== job 6227 ==
// yuv422_to_rgb
module yuv422_to_rgb (
input             pclk               ,  
input             presetn            ,  
input      [31:0] paddr              ,  
input      [31:0] pwdata             ,  
output reg [31:0] prdata             ,  
input         	  pwrite             ,  
input         	  psel               ,  
input         	  penable            , 
output            pslverr            ,  
output            pready             ,  
output reg        irq                ,  
output reg [95:0] rgb_out               
);
For scale: about 2800 cells after synthesis, roughly 360 flip-flops, about 30000 sq um of cells after synthesis.
make LEC_CHECK=0 CAP_MARGIN=0 CORE_MARGIN=2 CORE_UTILIZATION=65 CTS_CLUSTER_SIZE=90 SETUP_SLACK_MARGIN=1.24 SLEW_MARGIN=20 finish   # period 6.31 ns
run.sh (not shown) runs the stock make flow with config.mk's settings and CLKGATE_MAP_FILE=.
Complete run, failing final checks: job 6227, reason negative setup slack.
> inputs changed (job 6227 -> job 1202)
# job 6227
export LEC_CHECK = 0
export CAP_MARGIN = 0
export CORE_MARGIN = 2
export CORE_UTILIZATION = 65
export CTS_CLUSTER_SIZE = 90
export SETUP_SLACK_MARGIN = 1.24
export SLEW_MARGIN = 20
create_clock -name core_clock -period 6.31 [get_ports {pclk}]
# job 1202
export LEC_CHECK = 0
export CAP_MARGIN = 20
export CORE_MARGIN = 2
export CORE_UTILIZATION = 40
export GPL_ROUTABILITY_DRIVEN = 0
export HOLD_SLACK_MARGIN = 0.18
export SLEW_MARGIN = 20
create_clock -name core_clock -period 9.0 [get_ports {pclk}]
### Flow results
- From the logs: job 6227 reached the end of the flow and failed the layout checks with negative setup slack.
- Job 1202 was carried through to the last stage, and its layout satisfied the timing, DRC and antenna checks.
- Taking job 6227 as the reference point, the post-route minimum period of job 1202 rises by 0.98 ns.
- On clock-pin slew on the worst setup and hold paths, job 1202 tracks job 6227 almost exactly.
- NOTE: fmax in job 1202 falls short of that of job 6227
- | post-route non-filler standard cell count | job 1202 vs job 6227 | 1.9% higher |
- Synthesized area essentially unchanged between job 1202 and job 6227.
Input changes introduced in job 5723 (baseline for comparison: job 1202):
# job 1202
export LEC_CHECK = 0
export CAP_MARGIN = 20
export CORE_MARGIN = 2
export CORE_UTILIZATION = 40
export GPL_ROUTABILITY_DRIVEN = 0
export HOLD_SLACK_MARGIN = 0.18
export SLEW_MARGIN = 20
create_clock -name core_clock -period 9.0 [get_ports {pclk}]
# job 5723
export LEC_CHECK = 0
export CAP_MARGIN = 20
export CORE_MARGIN = 2
export CORE_UTILIZATION = 68
export CTS_CLUSTER_SIZE = 35
export SLEW_MARGIN = 20
create_clock -name core_clock -period 6.66 [get_ports {pclk}]
==> results <==
Job 5723 -> stages 100% | layout checks FAIL | negative setup slack. Comparing job 5723 and job 1202, the higher global-route met2 utilization is on job 5723. | share of the cycle needed by the critical path after routing | higher: job 5723 |. Re placed wire-length estimate: job 5723 and job 1202 aren't equal, and the lower value belongs to job 5723. Per the comparison of job 5723 with job 1202, routed wire length per instance saw an increase.
Input-level comparison between job 7145 and job 5723:
# job 5723
export LEC_CHECK = 0
export CAP_MARGIN = 20
export CORE_MARGIN = 2
export CORE_UTILIZATION = 68
export CTS_CLUSTER_SIZE = 35
export SLEW_MARGIN = 20
create_clock -name core_clock -period 6.66 [get_ports {pclk}]
# job 7145
export LEC_CHECK = 0
export CAP_MARGIN = 20
export CORE_MARGIN = 2
export CORE_UTILIZATION = 61
export CTS_CLUSTER_SIZE = 100
export PLACE_DENSITY = 0.35
export SLEW_MARGIN = 20
create_clock -name core_clock -period 6.29 [get_ports {pclk}]
## What came out
[compare] base=job 5723 new=job 7145: wire length lower, wire length of the first global-routing pass ~0 delta. Job 7145 against job 5723: total clock sinks essentially unchanged; non-clock buffer total of the final layout +91. Against job 5723 as the reference, job 7145 delivers a higher post-synthesis to final-layout area growth. Job 7145 packs its core looser than job 5723. The flow completed for job 7145, but it is not clean: the layout still shows negative setup slack. [job 7145] number of well taps rose 30 relative to job 5723. Summary of job 7145 over job 5723: worst hold slack across all endpoints shows a reduction of 0.013 ns; max-slew headroom at the worst pin climbed 2.7 points.
Edits applied to the flow inputs when going from job 7145 to job 2834:
# job 7145
export LEC_CHECK = 0
export CAP_MARGIN = 20
export CORE_MARGIN = 2
export CORE_UTILIZATION = 61
export CTS_CLUSTER_SIZE = 100
export PLACE_DENSITY = 0.35
export SLEW_MARGIN = 20
create_clock -name core_clock -period 6.29 [get_ports {pclk}]
# job 2834
export LEC_CHECK = 0
export CAP_MARGIN = 20
export CORE_MARGIN = 2
export CORE_UTILIZATION = 19
export SLEW_MARGIN = 20
create_clock -name core_clock -period 8.15 [get_ports {pclk}]
--- outcome ---
Taking job 7145 as the reference, in job 2834 design area lower; number of cells in the design after placement higher; utilization lower; number of cells on the critical path higher. Summary of the comparison: final setup slack of the worst path is higher in job 2834, relative to job 7145. Summary of job 2834 over job 7145: critical path data arrival time shows an increase of 0.71 ns, wire length shows an increase of 2.1%. Out of job 2834 and job 7145, the only run to close with the timing, DRC and antenna checks passing was job 2834. Layout checks on job 7145: not met. Flow itself completed; violations: negative setup slack.
Relative to job 2834, the following input files were edited for job 857:
# job 2834
export LEC_CHECK = 0
export CAP_MARGIN = 20
export CORE_MARGIN = 2
export CORE_UTILIZATION = 19
export SLEW_MARGIN = 20
create_clock -name core_clock -period 8.15 [get_ports {pclk}]
# job 857
export LEC_CHECK = 0
export ABC_AREA = 1
export CAP_MARGIN = 20
export CORE_MARGIN = 2
export CORE_UTILIZATION = 62
export CTS_CLUSTER_DIAMETER = 400
export SLEW_MARGIN = 20
create_clock -name core_clock -period 4.1 [get_ports {pclk}]
==> results <==
- Finished, but not clean: job 857, with negative setup slack.
- Re wire length: job 857 is 39000 um up on job 2834.
- Job 857: area fraction in mux cells lower than job 2834
- NOTE routed length on met2 job 2834->job 857 increased by more than half
- Min summed negative setup slack over all endpoints across job 857 and job 2834: job 857
- Start point of the critical path = v0[1]: job 2834; start point of the critical path = v1[1]: job 857
- Looking at share of cell area taken by flip-flops and latches across job 857 and job 2834, the one that comes out higher is job 2834.
